== run A ==
==> flow/design.v <==
module  rgb_hsv(
	input                         clk,
	input                         rst,	
	input	     [7:0]            rgb_r,
	input	     [7:0]            rgb_g,
	input	     [7:0]            rgb_b,	
	output reg [8:0] 			  hsv_h, 
	output reg [7:0] 			  hsv_s, 
	output reg [7:0] 			  hsv_v  
);
reg [7:0] top; 
reg [13:0] top_60; 
reg [2:0] rgb_se;
reg [2:0] rgb_se_n; 
reg [7:0] max; 
reg [7:0] min; 
reg [7:0] max_min; 
reg [7:0] hsv_s_m;
reg [7:0] max_n;
reg [7:0] division; 
wire r_g, r_b, g_b;
assign r_g = (rgb_r > rgb_g)? 1'b1:1'b0; 
assign r_b = (rgb_r > rgb_b)? 1'b1:1'b0; 
assign g_b = (rgb_g > rgb_b)? 1'b1:1'b0; 
always @ (posedge clk or negedge rst)
begin
	if (!rst)
	begin
		max <= 8'd0;
		min <= 8'd0;
		top <= 8'd0;
		rgb_se <= 3'b010;
	end
	else 
	begin
	case ({r_g,r_b,g_b})
	3'b000:
			begin 
			max <= rgb_b;
			min <= rgb_r;
			top <= rgb_g - rgb_r; 
			rgb_se <= 3'b000;
			end
	3'b001:
			begin 
			max <= rgb_g;
			min <= rgb_r;
			top <= rgb_b - rgb_r; 
			rgb_se <= 3'b001;
			end
	3'b011:
			begin 
			max <= rgb_g;
			min <= rgb_b;
			top <= rgb_r - rgb_b; 
			rgb_se <= 3'b011;
			end
	3'b100:
			begin 
			max <= rgb_b;
			min <= rgb_g;
			top <= rgb_r - rgb_g; 
			rgb_se <= 3'b100;
			end
	3'b110:
			begin 
			max <= rgb_r;
			min <= rgb_g;
			top <= rgb_b - rgb_g; 
			rgb_se <= 3'b110;
			end
	3'b111:
			begin 
			max <= rgb_r;
			min <= rgb_b;
			top <= rgb_g - rgb_b; 
			rgb_se <= 3'b111;
			end
	default
			begin
			max <= 8'd0;
			min <= 8'd0;
			top <= 8'd0;
			rgb_se <= 3'b010;
			end
	endcase
end
end
always @ (posedge clk or negedge rst)
begin
	if (!rst)
		begin
		top_60 <= 14'd0;
		rgb_se_n <= 3'b010;
		max_min <= 8'd0;
		max_n <= 8'd0;
		end
	else
		begin
		top_60 <= {top,6'b000000} - {top,2'b00}; 
		rgb_se_n <= rgb_se;
		max_min <= max - min;
		max_n <= max;
		end
end
always @ (*)
begin
	division = (max_min > 8'd0) ? top_60 / max_min : 8'd240; 
end
always @ (posedge clk or negedge rst)
begin
	if (!rst)
		hsv_h <= 9'd0;
	else 
	begin
	case (rgb_se_n)
	3'b000:
			hsv_h <= 9'd240 - division; 
	3'b001:
			hsv_h <= 9'd120 + division; 
	3'b011:
			hsv_h <= 9'd120 - division; 
	3'b100:
			hsv_h <= 9'd240 + division; 
	3'b110:
			hsv_h <= 9'd360 - division; 
	3'b111:
			hsv_h <= division; 
	default
			hsv_h <= 9'd0;
	endcase
end
end
always @ (*)
begin
	hsv_s_m = (max_n > 8'd0)? ((max_min == max_n) ? 8'd255 : {max_min[7:0],8'b00000000} / max_n) : 8'd0;
end
always@(posedge clk or negedge rst)
begin
	if (!rst)
      hsv_s <= 8'd0;
	else
	hsv_s <= hsv_s_m;
end
always@(posedge clk or negedge rst)
begin
  if (!rst)
  hsv_v <= 8'd0;
  else
  hsv_v <= max_n;
 end
endmodule
module HSVComparator (
    input   clk,
    input wire [8:0] hsv_get_h, hsv_get_s, hsv_get_v,
    input wire [8:0] hsv_set_h, hsv_set_s, hsv_set_v,
    input wire [2:0] threshold_level,
    output reg [1:0] similar_flag  
);
parameter THRESHOLD1_H = 60, THRESHOLD1_S = 32, THRESHOLD1_V = 32;   
parameter THRESHOLD2_H = 15, THRESHOLD2_S = 8,  THRESHOLD2_V = 8;  
parameter THRESHOLD3_H = 10, THRESHOLD3_S = 5,  THRESHOLD3_V = 5;  
parameter THRESHOLD4_H = 5,  THRESHOLD4_S = 3,  THRESHOLD4_V = 3;   
reg [8:0] h_diff, s_diff, v_diff;
function [8:0] abs_diff;
    input [8:0] a, b;
    if (a > b) begin
        abs_diff = a - b;
    end else begin
        abs_diff = b - a;
    end
endfunction
always @(posedge clk) begin
    similar_flag <= 2'b0;  
    h_diff = abs_diff(hsv_get_h, hsv_set_h);
    s_diff = abs_diff(hsv_get_s, hsv_set_s);
    v_diff = abs_diff(hsv_get_v, hsv_set_v);
    if (h_diff > 180) begin
        h_diff = 360 - h_diff;
    end
    if ({hsv_set_h,hsv_set_s,hsv_set_v} == 24'b0)begin
        similar_flag <= 2'b10;
    end
    else begin
    case(threshold_level)
        3'b000: begin  
            if (h_diff <= THRESHOLD1_H && s_diff <= THRESHOLD1_S && v_diff <= THRESHOLD1_V) begin
                similar_flag <= 2'b01;  
            end
        end
        3'b001: begin  
            if (h_diff <= THRESHOLD2_H && s_diff <= THRESHOLD2_S && v_diff <= THRESHOLD2_V) begin
                similar_flag <= 2'b01;  
            end
        end
        3'b010: begin  
            if (h_diff <= THRESHOLD3_H && s_diff <= THRESHOLD3_S && v_diff <= THRESHOLD3_V) begin
                similar_flag <= 2'b01;  
            end
        end
        3'b111: begin  
            if (h_diff <= THRESHOLD4_H && s_diff <= THRESHOLD4_S && v_diff <= THRESHOLD4_V) begin
                similar_flag <= 2'b01;  
            end
        end
        default: ;  
    endcase 
    end
end
endmodule
module color_match (
    input  wire       clk,
    input  wire       rst_n,
    input  wire [7:0] get_r,
    input  wire [7:0] get_g,
    input  wire [7:0] get_b,
    input  wire [7:0] set_r,
    input  wire [7:0] set_g,
    input  wire [7:0] set_b,
    input  wire [2:0] threshold_level,
    output wire [8:0] get_h,
    output wire [7:0] get_s,
    output wire [7:0] get_v,
    output wire [8:0] set_h,
    output wire [7:0] set_s,
    output wire [7:0] set_v,
    output wire [1:0] similar_flag
);
    rgb_hsv rgb_hsv_get_inst (
        .clk   (clk),
        .rst   (rst_n),
        .rgb_r (get_r),
        .rgb_g (get_g),
        .rgb_b (get_b),
        .hsv_h (get_h),
        .hsv_s (get_s),
        .hsv_v (get_v)
    );
    rgb_hsv rgb_hsv_set_inst (
        .clk   (clk),
        .rst   (rst_n),
        .rgb_r (set_r),
        .rgb_g (set_g),
        .rgb_b (set_b),
        .hsv_h (set_h),
        .hsv_s (set_s),
        .hsv_v (set_v)
    );
    HSVComparator HSVComparator_inst (
        .clk             (clk),
        .hsv_get_h       (get_h),
        .hsv_get_s       ({1'b0, get_s}),
        .hsv_get_v       ({1'b0, get_v}),
        .hsv_set_h       (set_h),
        .hsv_set_s       ({1'b0, set_s}),
        .hsv_set_v       ({1'b0, set_v}),
        .threshold_level (threshold_level),
        .similar_flag    (similar_flag)
    );
endmodule
Settings: LEC_CHECK=0, ABC_AREA=1, CAP_MARGIN=20, CORE_ASPECT_RATIO=0.5, CORE_MARGIN=2, CORE_UTILIZATION=52, CTS_CLUSTER_DIAMETER=393, CTS_CLUSTER_SIZE=99, PLACE_DENSITY=0.6, SETUP_SLACK_MARGIN=4.07, SLEW_MARGIN=20; clock period 17.2 ns.
run.sh (not shown) runs the stock make flow with config.mk's settings and CLKGATE_MAP_FILE=.
The final report for run A shows a completed flow and a layout that fails verification, specifically setup timing.
The inputs of run B differ from those of run A as listed below.
Settings: ABC_AREA no longer set, was 1; CORE_UTILIZATION now 62, was 52; CORE_ASPECT_RATIO no longer set, was 0.5; SETUP_SLACK_MARGIN no longer set, was 4.07; CTS_CLUSTER_DIAMETER now 235, was 393.
Across run A and run B, no clean finish was achieved.
Run A finished all stages; layout check result: FAIL, due to setup timing.
Compared with run A, run B shows die outline area that has gone down by more than 10%.
Summary of run B over run A: maximum clock path buffer count shows no meaningful change; post-CTS setup buffer count now sits lower.
Chip width delta for run B relative to run A: 120 um lower
Comparing netlist area before placement for run A and run B, the smaller number came from run A.
Higher cell resize tally after clock tree synthesis goes to run A over run B.
Status: final HPWL from detailed placement parity (run A, run B)
Max post-synthesis share of cell area spent on and-or and or-and gates across run A and run B: run B
Re core area: run A and run B aren't equal, and the higher value belongs to run A.
Changes in run C relative to run B:
Settings: CTS_CLUSTER_SIZE: 99 -> unset; CTS_CLUSTER_DIAMETER: 235 -> unset; CORE_UTILIZATION: 62 -> 40; the clock period (ns, I/O delays scaled along): 17.2 -> 28.0.
--- outcome ---
- Run C has completed all stages; timing, DRC and antenna checks passed.
- In run C the final estimated routing congestion in global placement turned out 8.2% lower than in run B.
- Total instance count after detailed placement was lower in the run labelled run C.
- Run C has horizontal die dimension above what run B had.
- Run C and run B ended up with nearly the same xor/xnor cell area share of the yosys netlist.
diff inputs: run C => run D
Settings: SETUP_SLACK_MARGIN now 3.64, previously not set; MAX_ROUTING_LAYER now met4, previously not set; CORE_UTILIZATION now 65, was 40.
[summary]
Run D finished all stages; however, its layout fails the closing checks, the failures being setup timing. When run D is measured against run C, its biggest cell delay along the critical path turns out 20 ps lower. Run C -> run D: cell area increased by a little under 10%.

* * *

Starts from the design.v that is shown in full above.
Settings: LEC_CHECK=0, ABC_AREA=1, CAP_MARGIN=20, CORE_MARGIN=2, CORE_UTILIZATION=27, CTS_CLUSTER_DIAMETER=317, GPL_ROUTABILITY_DRIVEN=0, GPL_TIMING_DRIVEN=1, HOLD_SLACK_MARGIN=0.26, MIN_ROUTING_LAYER=met2, PLACE_DENSITY=0.6, SLEW_MARGIN=20, TNS_END_PERCENT=40; clock period 48.5 ns.
The first run completed with no timing, DRC or antenna violations.
Change:
ABC_AREA = default   (was 1)
CORE_UTILIZATION = 52   (was 27)
CTS_CLUSTER_DIAMETER = default   (was 317)
CTS_CLUSTER_SIZE = 99   (was default)
GPL_ROUTABILITY_DRIVEN = default   (was 0)
GPL_TIMING_DRIVEN = default   (was 1)
HOLD_SLACK_MARGIN = default   (was 0.26)
MIN_ROUTING_LAYER = default   (was met2)
SETUP_SLACK_MARGIN = 4.07   (was default)
TNS_END_PERCENT = default   (was 40)
clock period = 17.2 ns   (was 48.5 ns; I/O delays follow)
With this change the flow produced a layout that fails on negative setup slack.
Cell area increases by 38%.
Fmax climbs by 11%.
Die size came out lower by 47%.
Setup slack is worse by 29 ns.
Routed wire length went up by 20%.
Final cell count drops by 0.82%.
Change:
CORE_UTILIZATION = 72   (was 52)
CTS_CLUSTER_SIZE = 37   (was 99)
PLACE_DENSITY = default   (was 0.6)
SETUP_SLACK_MARGIN = 4.43   (was 4.07)
clock period = 29.6 ns   (was 17.2 ns; I/O delays follow)
Result: This time the run failed in global routing with GRT-0232; die size drops by 27%; synthesized cell count stays the same; synthesized area stays the same.
